## JK
## top
module top(
    input rst, clk,
    input [11:0] ar, ai, br, bi,
    output [23:0] Pi, Pr
);
Size: roughly 100 flip-flops, ~98 I/O pins.
==> flow/config.mk <==
export PLATFORM = sky130hd
export DESIGN_NAME = top
export DESIGN_NICKNAME = top
export VERILOG_FILES = /design/flow/design.v
export SDC_FILE = /design/flow/constraint.sdc
export NUM_CORES = 4
export LEC_CHECK = 0
export ABC_AREA = 1
export CAP_MARGIN = 20
export CELL_PAD_IN_SITES_GLOBAL_PLACEMENT = 3
export CORE_MARGIN = 8
export CORE_UTILIZATION = 39
export CTS_CLUSTER_DIAMETER = 234
export CTS_CLUSTER_SIZE = 95
export GPL_ROUTABILITY_DRIVEN = 0
export PLACE_DENSITY_LB_ADDON = 0.05
export SETUP_SLACK_MARGIN = -0.21
export SLEW_MARGIN = 20
export TNS_END_PERCENT = 55
==> flow/constraint.sdc <==
create_clock -name core_clock -period 5.28 [get_ports {clk}]
set_input_delay 1.0560 -clock core_clock [delete_from_list [all_inputs] [get_ports {clk}]]
set_output_delay 1.0560 -clock core_clock [all_outputs]
set_load 0.01 [all_outputs]
run.sh (not shown) runs the stock make flow with config.mk's settings and CLKGATE_MAP_FILE=.
Complete run, failing final checks: JK, reason negative setup slack.
Input-level comparison between MS and JK:
Settings: clearing CTS_CLUSTER_DIAMETER, which used to be 234; swapping 3 for 0 in CELL_PAD_IN_SITES_GLOBAL_PLACEMENT; swapping 39 for 17 in CORE_UTILIZATION; swapping 8 for 6 in CORE_MARGIN; clearing CTS_CLUSTER_SIZE, which used to be 95; swapping -0.21 for -0.23 in SETUP_SLACK_MARGIN; clearing GPL_ROUTABILITY_DRIVEN, which used to be 0.
Notes after the runs:
Although JK finished all stages, its layout failed final checks on negative setup slack.
| MS | all stages done | FAIL | negative setup slack |
On MS: placement row count is 31 higher than what JK gave.
The run showing the smaller wire length is JK.
MS vs JK — non-clock buffer total of the final layout climbed slightly
Going from JK to MS, final period demand of the worst path grows by 0.091 ns.
--- input diff MS..AL ---
Settings: putting CTS_CLUSTER_SIZE at 73 where nothing was set; putting GPL_ROUTABILITY_DRIVEN at 0 where nothing was set; putting CTS_CLUSTER_DIAMETER at 51 where nothing was set; swapping -0.23 for 0.29 in SETUP_SLACK_MARGIN; swapping 6 for 2 in CORE_MARGIN; swapping 17 for 65 in CORE_UTILIZATION.
Results
In AL the implementation completed, yet the final layout does not meet the checks, the culprit being negative setup slack. Changes observed in AL relative to MS: detailed-router iteration count before antenna repair rose 1, post-layout minimum cycle time rose 0.059 ns. MS has lower post-route worst hold slack than AL. For wire length, dividing the value from AL by the value from MS gives 0.910.
Edits applied to the flow inputs when going from AL to TR:
Settings: swapping 51 for 242 in CTS_CLUSTER_DIAMETER; clearing GPL_ROUTABILITY_DRIVEN, which used to be 0; swapping 0.29 for -0.34 in SETUP_SLACK_MARGIN; swapping 73 for 86 in CTS_CLUSTER_SIZE; swapping 65 for 32 in CORE_UTILIZATION.
==> comparison <==
- Although TR finished all stages, its layout failed final checks on negative setup slack.
- Taking AL as the reference, in TR via total after detailed routing now sits lower; number of clock-tree buffers in the layout now sits higher.
- Of the two values seen for start point of the critical path, ai[4] was produced by TR and bi[5] by AL.
- Transition time of the tightest slew-check pin sits lower in TR than in AL.

## ember
The RTL this note starts from:
==> flow/design.v <==
module control_unit(
    input clk, rst,
    output reg a_sel, b_sel, PP1_CE, PP2_CE, add, PR_CE, PI_CE
);
    parameter S1 = 3'b001,
              S2 = 3'b010,
              S3 = 3'b011,
              S4 = 3'b100,
              S5 = 3'b101;
    reg [2:0] state, next;
    always @(posedge clk or posedge rst) begin
        if (rst)
            state <= S1;
        else
            state <= next;
    end
    always @(*) begin
        next = S1;
        PP1_CE = 0;
        PP2_CE = 0;
        add = 0;
        PR_CE = 0;
        PI_CE = 0;
        a_sel = 0;
        b_sel = 0;
        case (state) 
            S1: begin
					if(!rst)
                next = S2;
                PP1_CE = 1;
            end
            S2: begin
                next = S3;
                a_sel = 1;
                b_sel = 1;					 
                PP2_CE = 1;
            end
            S3: begin
                next = S4;
                b_sel = 1;
                PP1_CE = 1;					
                add = 1;
                PR_CE = 1;
            end
            S4: begin
                next = S5;
                a_sel = 1;
                PP2_CE = 1;
            end
            S5: begin
                next = S1;
                PI_CE = 1;
            end
        endcase
    end
endmodule
module datapath(
    input clk, rst,
    input a_sel, b_sel, PP1_CE, PP2_CE, add, PR_CE, PI_CE,
    input [11:0] ar, ai, br, bi,
    output reg [23:0] Pr, Pi
);
    wire [11:0] a_mux, b_mux;
    reg [23:0] PP1, PP2, PPs;
    wire [23:0] pro;
    assign a_mux = a_sel ? ai : ar;
    assign b_mux = b_sel ? bi : br;
    assign pro = a_mux * b_mux;  
    always @(posedge clk or posedge rst) begin
        if (rst) begin
            PP1 <= 0;
            PP2 <= 0;
        end else begin
            if (PP1_CE) 
                PP1 <= pro;
            if (PP2_CE) 
                PP2 <= pro;
        end
    end
    always @(*) begin
        if (!add)
            PPs = PP1 + PP2;
        else
            PPs = PP1 - PP2;
    end
    always @(posedge clk or posedge rst) begin
        if (rst) begin
            Pr <= 0;
            Pi <= 0;
        end else begin
            if (PR_CE) 
                Pr <= PPs;
            if (PI_CE) 
                Pi <= PPs;
        end
    end
endmodule
module top(
    input rst, clk,
    input [11:0] ar, ai, br, bi,
    output [23:0] Pi, Pr
);
    wire PP1_CE, PP2_CE, a_sel, b_sel, add, PI_CE, PR_CE;
    control_unit uut1(
        .clk(clk),
        .rst(rst),
        .a_sel(a_sel),
        .b_sel(b_sel),
        .PP1_CE(PP1_CE),
        .PP2_CE(PP2_CE),
        .add(add),
        .PR_CE(PR_CE),
        .PI_CE(PI_CE)
    );
    datapath uut2(
        .clk(clk),
        .rst(rst),
        .a_sel(a_sel),
        .b_sel(b_sel),
        .PP1_CE(PP1_CE),
        .PP2_CE(PP2_CE),
        .add(add),
        .PR_CE(PR_CE),
        .PI_CE(PI_CE),
        .ar(ar),
        .ai(ai),
        .br(br),
        .bi(bi),
        .Pr(Pr),
        .Pi(Pi)
    );
endmodule
clock: 7.0 ns
lec_check: 0
cap_margin: 20
core_margin: 10
core_utilization: 55
cts_cluster_diameter: 270
cts_cluster_size: 98
hold_slack_margin: 0.3
setup_slack_margin: -0.69
slew_margin: 20
tns_end_percent: 15
The flow did not stop early for ember: all stages ran, and the layout cleared the timing, design-rule and antenna checks.
> inputs changed (ember -> garnet)
Settings: clearing TNS_END_PERCENT, which used to be 15; clearing SETUP_SLACK_MARGIN, which used to be -0.69; swapping 55 for 63 in CORE_UTILIZATION; swapping 10 for 2 in CORE_MARGIN; clearing HOLD_SLACK_MARGIN, which used to be 0.3.
Results
garnet went all the way through the flow, and no timing, DRC or antenna check failed.
Looking only at global-route met1 utilization, and setting everything else aside, the lower value of garnet and ember goes to ember.
[compare] base=ember new=garnet: setup slack went up by 0.053 ns; floorplan utilization went up by 8.1 points.
ember -> garnet: number of logic gates delta 0, exact match
Run comparison: ember launch point of the critical path ar[7]; garnet launch point of the critical path ai[8]
Changes observed in garnet relative to ember: final net count was more or less identical; total of clock buffers placed in the layout went up by 1.
Between garnet and ember, the final critical-path required period is lower for garnet.
Cell area after layout is higher on ember
On global-route usage, the higher figure sits with garnet, not ember.
Modified inputs, raven compared to garnet
Settings: a deleted CTS_CLUSTER_SIZE that had been 98; a change of CORE_UTILIZATION from 63 to 40; a deleted CTS_CLUSTER_DIAMETER that had been 270.
## What came out
- The setup slack of raven is larger than that of garnet.
- Floorplan die area (lower): garnet
- raven supports a higher top clock frequency than garnet.
- raven ends up with a sequential share of layout area that is 0.33 points lower than in garnet.
- The HPWL after detailed placement was comparable across raven and garnet.
- Looking at multi-input combinational area share across raven and garnet, the one that comes out lower is raven.
- raven vs. garnet: first-iteration DRC count went down by 10.
- Depth of the most critical reg-to-reg path (raven vs. garnet) increases by a few percent
The inputs of harbor differ from those of raven as listed below.
Settings: CORE_MARGIN: 2 -> 5; SLEW_MARGIN: 20 -> 10; CTS_CLUSTER_SIZE: unset -> 39; TNS_END_PERCENT: unset -> 50; CORE_UTILIZATION: 40 -> 31; GPL_ROUTABILITY_DRIVEN: unset -> 0; MAX_ROUTING_LAYER: unset -> met4; SETUP_SLACK_MARGIN: unset -> 2.01.
==> results <==
Summary of harbor over raven: global-route usage over all layers has decreased; total number of cells along the worst setup path has decreased; proportion of synthesized flip-flops having asynchronous set or reset has remained practically unchanged; cell area has increased; slew at the pin with the worst max-slew slack has decreased.
harbor: global-route met1 utilization 6.2 points below raven
raven vs harbor, startpoint of the most critical setup path: ar[8] vs bi[4]
Any difference in number of CTS-inserted buffers between raven and harbor is small enough to ignore.
harbor: no failed stages, no open violations at the end

// top: RTL as listed in full above, without the edits since
==> flow/config.mk <==
export PLATFORM = sky130hd
export DESIGN_NAME = top
export DESIGN_NICKNAME = top
export VERILOG_FILES = /design/flow/design.v
export SDC_FILE = /design/flow/constraint.sdc
export NUM_CORES = 4
export LEC_CHECK = 0
export ABC_AREA = 1
export CAP_MARGIN = 20
export CELL_PAD_IN_SITES_GLOBAL_PLACEMENT = 0
export CORE_ASPECT_RATIO = 0.89
export CORE_MARGIN = 2
export CORE_UTILIZATION = 72
export CTS_CLUSTER_DIAMETER = 102
export CTS_CLUSTER_SIZE = 15
export GPL_ROUTABILITY_DRIVEN = 0
export PLACE_DENSITY_LB_ADDON = 0.02
export SETUP_SLACK_MARGIN = 0.33
export SLEW_MARGIN = 20
export TNS_END_PERCENT = 55
==> flow/constraint.sdc <==
create_clock -name core_clock -period 2.21 [get_ports {clk}]
set_input_delay 0.4420 -clock core_clock [delete_from_list [all_inputs] [get_ports {clk}]]
set_output_delay 0.4420 -clock core_clock [all_outputs]
set_load 0.01 [all_outputs]
The starting point ended with an error in 4_1_cts on DPL-0038.
Next try:
--- a/flow/config.mk
+++ b/flow/config.mk
@@ -8 +8 @@
-export ABC_AREA = 1
+export ABC_AREA = 0
@@ -14,3 +14,2 @@
-export CTS_CLUSTER_DIAMETER = 102
-export CTS_CLUSTER_SIZE = 15
-export GPL_ROUTABILITY_DRIVEN = 0
+export CTS_CLUSTER_DIAMETER = 324
+export CTS_CLUSTER_SIZE = 98
Now the flow never finished: it broke off in 3_5_place_dp; area after synthesis shrinks by 6.1%; synthesized cell count shrinks by 23%; die size shrinks by 5.9%.
Next try:
==> flow/config.mk (replaced) <==
export PLATFORM = sky130hd
export DESIGN_NAME = top
export DESIGN_NICKNAME = top
export VERILOG_FILES = /design/flow/design.v
export SDC_FILE = /design/flow/constraint.sdc
export NUM_CORES = 4
export LEC_CHECK = 0
export ABC_AREA = 1
export CAP_MARGIN = 20
export CORE_MARGIN = 2
export CORE_UTILIZATION = 72
export CTS_CLUSTER_SIZE = 99
export PLACE_DENSITY = 0.43
export SLEW_MARGIN = 20
==> flow/constraint.sdc (replaced) <==
create_clock -name core_clock -period 5.52 [get_ports {clk}]
set_input_delay 1.1040 -clock core_clock [delete_from_list [all_inputs] [get_ports {clk}]]
set_output_delay 1.1040 -clock core_clock [all_outputs]
set_load 0.01 [all_outputs]
After rerunning:
- The changed run died in 5_1_grt on GRT-0116
- synthesized cell count goes up by a quarter to a third
- area after synthesis went up by a few percent
- die size goes up by a few percent

Starts from the design.v that is shown in full above.
Settings: LEC_CHECK=0, ABC_AREA=1, CAP_MARGIN=20, CORE_MARGIN=2, CORE_UTILIZATION=69, CTS_CLUSTER_SIZE=96, PLACE_DENSITY=0.43, SLEW_MARGIN=20, TNS_END_PERCENT=10; clock period 4.06 ns.
The baseline did not get past global routing (5_1_grt).
==> next run, changes <==
Settings changed: CTS_CLUSTER_DIAMETER set to 336, PLACE_DENSITY 0.43 to 0.37, TNS_END_PERCENT 10 to not set.
Clock period 4.06 ns to 3.86 ns, I/O delays scaled along.
What happened:
- The new run ended with an error in global routing (5_1_grt) on GRT-0232
- synthesized area stays the same
- die size stays the same
- synthesized cell count is unchanged
==> next run, changes <==
Settings changed: CORE_UTILIZATION 69 to 68, CTS_CLUSTER_DIAMETER 336 to not set, PLACE_DENSITY 0.37 to 0.36, SETUP_SLACK_MARGIN set to -0.36.
With this change the flow finished but failed the layout checks on negative setup slack.
Die size grows slightly.
Area after synthesis is unchanged.
Synthesized cell count stays the same.
==> next run, changes <==
Settings changed: ABC_AREA 1 to not set, CORE_UTILIZATION 68 to 17, CTS_CLUSTER_SIZE 96 to not set, PLACE_DENSITY 0.36 to not set, SETUP_SLACK_MARGIN -0.36 to not set.
Clock period 3.86 ns to 7.64 ns, I/O delays scaled along.
The changed run went through all stages and came out clean.
Wire length falls by a quarter to a third.
Global-route usage went down by 31 points.
Non-clock buffer count went down by 143.
Via count drops by a quarter to a third.
Cell count grows by a few percent.
Count of clock-buffer cells in the layout goes up by 1.
Sequential share of layout area went up by 2.5 points.
==> next run, changes <==
Settings changed: ABC_AREA set to 0, CORE_UTILIZATION 17 to 64, PLACE_DENSITY set to 0.43, TNS_END_PERCENT set to 10.
Clock period 7.64 ns to 3.68 ns, I/O delays scaled along.
Effect: With this change the flow completed, yet does not pass: negative setup slack; synthesized cell count is unchanged; via count increases by 33%; routed wire length increases by 48%; utilization increases by 72 points; setup slack loses 3000 ps.
==> next run, changes <==
Settings changed: ABC_AREA 0 to not set, CORE_MARGIN 2 to 4, CORE_UTILIZATION 64 to 40, PLACE_DENSITY 0.43 to not set, TNS_END_PERCENT 10 to not set.
Clock period 3.68 ns to 9.76 ns, I/O delays scaled along.
Result:
- Now the flow finished clean
- worst setup slack improved by 4600 ps
- non-clock buffer count drops by 225
- clock skew climbs by 4.2 ps
- die size climbs by 66%
- routed wire length drops by 35%
- core utilization drops by 46 points
- global-route usage drops by 21 points
- area after synthesis stays the same
- cell count drops by 6.2%

Starts from the design.v that is shown in full above.
==> flow/config.mk <==
export PLATFORM = sky130hd
export DESIGN_NAME = top
export DESIGN_NICKNAME = top
export VERILOG_FILES = /design/flow/design.v
export SDC_FILE = /design/flow/constraint.sdc
export NUM_CORES = 4
export LEC_CHECK = 0
export ABC_AREA = 1
export CAP_MARGIN = 20
export CELL_PAD_IN_SITES_GLOBAL_PLACEMENT = 3
export CORE_MARGIN = 8
export CORE_UTILIZATION = 17
export PLACE_DENSITY = 0.9
export SETUP_SLACK_MARGIN = -0.26
export SLEW_MARGIN = 20
export TNS_END_PERCENT = 55
==> flow/constraint.sdc <==
create_clock -name core_clock -period 5.28 [get_ports {clk}]
set_input_delay 1.0560 -clock core_clock [delete_from_list [all_inputs] [get_ports {clk}]]
set_output_delay 1.0560 -clock core_clock [all_outputs]
set_load 0.01 [all_outputs]
The first run reached the layout checks and failed them: negative setup slack.
Next try:
CORE_MARGIN = 2   (was 8)
CTS_CLUSTER_DIAMETER = 233   (was not set)
CTS_CLUSTER_SIZE = 91   (was not set)
PLACE_DENSITY = not set   (was 0.9)
PLACE_DENSITY_LB_ADDON = 0.05   (was not set)
SETUP_SLACK_MARGIN = -0.19   (was -0.26)
The changed run finished but fails on negative setup slack. Critical path depth does not change. Hold slack is about the same. Final cell count barely changes. Setup slack improved by 0.056 ns. Sequential share of layout area shrinks by 0.20 points.
